## fpadder
module fpadder (output logic [31:0] sum, output logic ready,
                input logic [31:0] a, input logic clock, nreset);
For scale: ~140 flip-flops, roughly 67 I/O pins, roughly 0.017 mm2 of cells after synthesis.
Settings: LEC_CHECK=0, ABC_AREA=1, CAP_MARGIN=30, CELL_PAD_IN_SITES_DETAIL_PLACEMENT=2, CELL_PAD_IN_SITES_GLOBAL_PLACEMENT=2, CORE_ASPECT_RATIO=0.54, CORE_MARGIN=2, CORE_UTILIZATION=18, CTS_CLUSTER_DIAMETER=377, GPL_ROUTABILITY_DRIVEN=0, GPL_TIMING_DRIVEN=0, SLEW_MARGIN=20, TNS_END_PERCENT=35; clock period 20.0 ns.
run.sh (not shown) runs the stock make flow with config.mk's settings and CLKGATE_MAP_FILE=.
The first run produced a clean layout.
Next try:
CAP_MARGIN = 20   (was 30)
CELL_PAD_IN_SITES_DETAIL_PLACEMENT = unset   (was 2)
CELL_PAD_IN_SITES_GLOBAL_PLACEMENT = unset   (was 2)
CORE_ASPECT_RATIO = unset   (was 0.54)
CORE_UTILIZATION = 52   (was 18)
CTS_CLUSTER_DIAMETER = unset   (was 377)
GPL_ROUTABILITY_DRIVEN = unset   (was 0)
GPL_TIMING_DRIVEN = unset   (was 0)
TNS_END_PERCENT = unset   (was 35)
After rerunning:
- power goes down by 3.9%
- fmax goes up by 6.3%
- combinational power goes down by about 10%
- critical path depth goes down by 2
- flip-flop count does not change
- global-route usage goes up by 22 points
- synthesized cell count stays the same


== red ==
Starting RTL as in the previous note.
make LEC_CHECK=0 CAP_MARGIN=20 CORE_MARGIN=8 CORE_UTILIZATION=60 CTS_CLUSTER_DIAMETER=59 GPL_TIMING_DRIVEN=1 HOLD_SLACK_MARGIN=0.16 PLACE_DENSITY=0.36 SETUP_SLACK_MARGIN=1.96 SLEW_MARGIN=20 TNS_END_PERCENT=60 finish   # period 7.05 ns
diff inputs: red => blue
==> flow/config.mk <==
export PLATFORM = sky130hd
export DESIGN_NAME = fpadder
export DESIGN_NICKNAME = fpadder
export VERILOG_FILES = /design/flow/design.v
export SDC_FILE = /design/flow/constraint.sdc
export NUM_CORES = 4
export LEC_CHECK = 0
export CAP_MARGIN = 15
export CORE_MARGIN = 2
export CORE_UTILIZATION = 70
export CTS_CLUSTER_SIZE = 36
export HOLD_SLACK_MARGIN = -0.05
export SETUP_SLACK_MARGIN = 3.43
export SLEW_MARGIN = 20
==> flow/constraint.sdc <==
create_clock -name core_clock -period 11.8 [get_ports {clock}]
set_input_delay 2.3600 -clock core_clock [delete_from_list [all_inputs] [get_ports {clock}]]
set_output_delay 2.3600 -clock core_clock [all_outputs]
set_load 0.01 [all_outputs]
blue was carried through to the last stage, and its layout satisfied the timing, design-rule and antenna checks.
[compare] base=red new=blue: inserted tap cell count shrank by about 14%, die size shrank by 25%.
Cmp red and blue / part of the cycle the worst path needs / lower: blue
Delta(total power, blue - red) < 0
Changes observed in blue relative to red: power density of the placed cells dropped 33%, time the final worst path needs with I/O delays and setup climbed 1.53 ns, overall die width dropped 13%.
blue: maximum frequency from static timing analysis is 19% lower than what red reported.
Highest-delay cell along the critical path: sky130_fd_sc_hd__or4_4 -> red, sky130_fd_sc_hd__nor2_4 -> blue
diff inputs: blue => green
-- flow/config.mk --
<<< blue, line 8
export CAP_MARGIN = 15
>>> green, line 8
export CAP_MARGIN = 40
export CELL_PAD_IN_SITES_GLOBAL_PLACEMENT = 0
<<< blue, line 10
export CORE_UTILIZATION = 70
export CTS_CLUSTER_SIZE = 36
export HOLD_SLACK_MARGIN = -0.05
export SETUP_SLACK_MARGIN = 3.43
>>> green, line 11
export CORE_UTILIZATION = 66
export GPL_ROUTABILITY_DRIVEN = 1
export MIN_ROUTING_LAYER = met1
export SETUP_SLACK_MARGIN = 0.86
<<< blue, line 15
>>> green, line 16
export TNS_END_PERCENT = 85
==> flow/constraint.sdc <==
create_clock -name core_clock -period 7.11 [get_ports {clock}]
set_input_delay 1.4220 -clock core_clock [delete_from_list [all_inputs] [get_ports {clock}]]
set_output_delay 1.4220 -clock core_clock [all_outputs]
set_load 0.01 [all_outputs]
Notes after the runs:
- green: no failed stages, no open violations at the end
- Against blue, green comes in 113 lower on first-iteration DRC count.
- Comparing blue and green, critical path depth is lower on blue.
- Taking blue as the reference point, the final cell count without fillers of green rises by 138.
- Slowest library cell on the worst path = sky130_fd_sc_hd__nor2_4: blue; slowest library cell on the worst path = sky130_fd_sc_hd__dfrtp_1: green


Setup of build 85:
Starting RTL as in the previous note.
==> flow/config.mk <==
export PLATFORM = sky130hd
export DESIGN_NAME = fpadder
export DESIGN_NICKNAME = fpadder
export VERILOG_FILES = /design/flow/design.v
export SDC_FILE = /design/flow/constraint.sdc
export NUM_CORES = 4
export LEC_CHECK = 0
export CAP_MARGIN = 40
export CELL_PAD_IN_SITES_GLOBAL_PLACEMENT = 0
export CORE_MARGIN = 2
export CORE_UTILIZATION = 61
export GPL_ROUTABILITY_DRIVEN = 1
export MIN_ROUTING_LAYER = met1
export SETUP_SLACK_MARGIN = 1.84
export SLEW_MARGIN = 20
export TNS_END_PERCENT = 5
==> flow/constraint.sdc <==
create_clock -name core_clock -period 7.08 [get_ports {clock}]
set_input_delay 1.4160 -clock core_clock [delete_from_list [all_inputs] [get_ports {clock}]]
set_output_delay 1.4160 -clock core_clock [all_outputs]
set_load 0.01 [all_outputs]
The inputs of build 6 differ from those of build 85 as listed below.
Settings: CORE_UTILIZATION now 64, was 61; GPL_ROUTABILITY_DRIVEN no longer set, was 1; SETUP_SLACK_MARGIN now 3.43, was 1.84; MIN_ROUTING_LAYER no longer set, was met1; TNS_END_PERCENT no longer set, was 5; CAP_MARGIN now 20, was 40; CELL_PAD_IN_SITES_GLOBAL_PLACEMENT no longer set, was 0; the clock period (ns, I/O delays scaled along) now 13.6, was 7.08.
Notes after the runs:
- Synthesis-to-finish area growth: build 6 vs build 85 down 9.6 points
- Looking only at global placement routability congestion, and setting everything else aside, the higher value of build 6 and build 85 goes to build 85.
- Relative to build 85, build 6 improves via count.
- There was hardly any difference in final-layout worst hold slack between build 6 and build 85.
- Taking build 85 as the reference, in build 6 wire length shrank by about 0.6%; filler-free cell count of the finished design shrank by 5.9%; core utilization of the finished layout shrank by 2.0 points; tally of filler cells in the layout shrank by 104.
[inputs] build 98 vs build 6
Settings: a change of CORE_UTILIZATION from 64 to 66; a change of SETUP_SLACK_MARGIN from 3.43 to 1.73; a change of the clock period (ns, I/O delays scaled along) from 13.6 to 6.84.
--- outcome ---
- On post-detailed-routing wire length, the higher figure sits with build 98, not build 6.
- In the metrics for build 6 and build 98, the one carrying the lower global-route usage is build 6.
- Although it ran to completion, build 98 produced a layout that fails the final checks because of setup timing.
- Of the two candidates, build 6 has the better worst-case hold slack and build 98 the worse one.
- Re clock-buffer cell count: build 98 is 1 down on build 6.
- Diff build 6 -> build 98: detailed-routing iteration count for the pre-antenna-repair pass saw an increase, number of standard cells in the layout, taps in and fillers out moved up, part of the cycle the worst path needs increased 35 points.
Input changes introduced in build 4 (baseline for comparison: build 98):
Settings: putting CTS_CLUSTER_SIZE at 93 where nothing was set; putting PLACE_DENSITY at 0.5 where nothing was set; putting TNS_END_PERCENT at 20 where nothing was set; putting CTS_CLUSTER_DIAMETER at 385 where nothing was set; swapping 66 for 40 in CORE_UTILIZATION; swapping 1.73 for -1.57 in SETUP_SLACK_MARGIN; swapping 2 for 7 in CORE_MARGIN; putting ABC_AREA at 1 where nothing was set; swapping 6.84 for 20.0 in the clock period (ns, I/O delays scaled along).
Findings:
- Build 98 -> build 4: chip area increased by more than half
- Diff build 98 -> build 4: die boundary height climbed 54 um; overall power consumption dropped about 70%; maximum frequency dropped 25%; overall track demand over capacity in global routing dropped 20 points.
- Across both runs, required time at the worst-slack endpoint was higher for build 4 than for build 98.
- Build 4 completed end to end with timing, DRC and antenna clean.
- In build 4, the sequential share of layout area came out 2.2 points above the value in build 98.
- Compared with build 98, in build 4 critical path buffer and inverter count rose 1; effective utilization at floorplan fell 26 points.


## onyx
fpadder again, from the RTL that the note above started with.
Settings: LEC_CHECK=0, CAP_MARGIN=20, CORE_MARGIN=2, CORE_UTILIZATION=58, SLEW_MARGIN=20; clock period 8.51 ns.
What violet does differently from onyx at the input level:
- swapping 58 for 40 in CORE_UTILIZATION
- swapping 8.51 for 20.0 in the clock period (ns, I/O delays scaled along)
==> results <==
The sequential logic power reported for violet is smaller than that of onyx by about 60%. Max switching share of power across violet and onyx: onyx. Changes observed in violet relative to onyx: wire length the detailed router placed on met1 went up by about 17%, sequential share of layout area stayed essentially flat, time the worst path needs with I/O delays and setup +1.47 ns, first-iteration DRC count fell by about 37%, detailed-routed wire length on met3 has decreased. Summary of the comparison: cell-internal power is lower in violet, relative to onyx. For the total of plain and repair buffers excluding clock buffers, violet came in 18% lower than onyx did. The area after detailed placement on onyx is in line with that on violet. violet vs onyx — via count of the first global-routing pass dropped 5.9%.
[inputs] tundra vs violet
- ABC_AREA: unset -> 0
- CAP_MARGIN: 20 -> 5
- CELL_PAD_IN_SITES_GLOBAL_PLACEMENT: unset -> 2
- GPL_ROUTABILITY_DRIVEN: unset -> 0
- CTS_CLUSTER_DIAMETER: unset -> 377
- TNS_END_PERCENT: unset -> 35
- CELL_PAD_IN_SITES_DETAIL_PLACEMENT: unset -> 2
- CORE_UTILIZATION: 40 -> 51
- GPL_TIMING_DRIVEN: unset -> 0
- CORE_ASPECT_RATIO: unset -> 0.54
==> comparison <==
tundra never completed; the flow aborted with a tool error in 3_3_place_gp. Lower pre-placement core utilization among tundra and violet: violet. Re synthesized area per cell: no difference whatsoever between violet and tundra. Relative to violet, the total die size measured on tundra has decreased by more than 10%.
For xenon, these inputs were changed with respect to tundra:
- CTS_CLUSTER_DIAMETER no longer set, was 377
- CAP_MARGIN now 20, was 5
- CORE_ASPECT_RATIO no longer set, was 0.54
- CELL_PAD_IN_SITES_DETAIL_PLACEMENT no longer set, was 2
- ABC_AREA no longer set, was 0
- TNS_END_PERCENT no longer set, was 35
- GPL_ROUTABILITY_DRIVEN no longer set, was 0
- CORE_UTILIZATION now 40, was 51
- GPL_TIMING_DRIVEN no longer set, was 0
- CELL_PAD_IN_SITES_GLOBAL_PLACEMENT no longer set, was 2
- the clock period (ns, I/O delays scaled along) now 9.53, was 20.0
Findings:
- No stage failed in xenon, and the final checks on the layout all came back clean.
- When xenon is set beside tundra, its y dimension of the die turns out to be 52% larger.
- xenon -> tundra: fraction of registers with async set or reset after synthesis delta 0, exact match
- Summary of xenon over tundra: initial cell density of the core down 12 points, horizontal die size down 43 µm, core outline area up 29%.
- xenon falls short of tundra in die size.
Power and IR drop assume default switching activity.
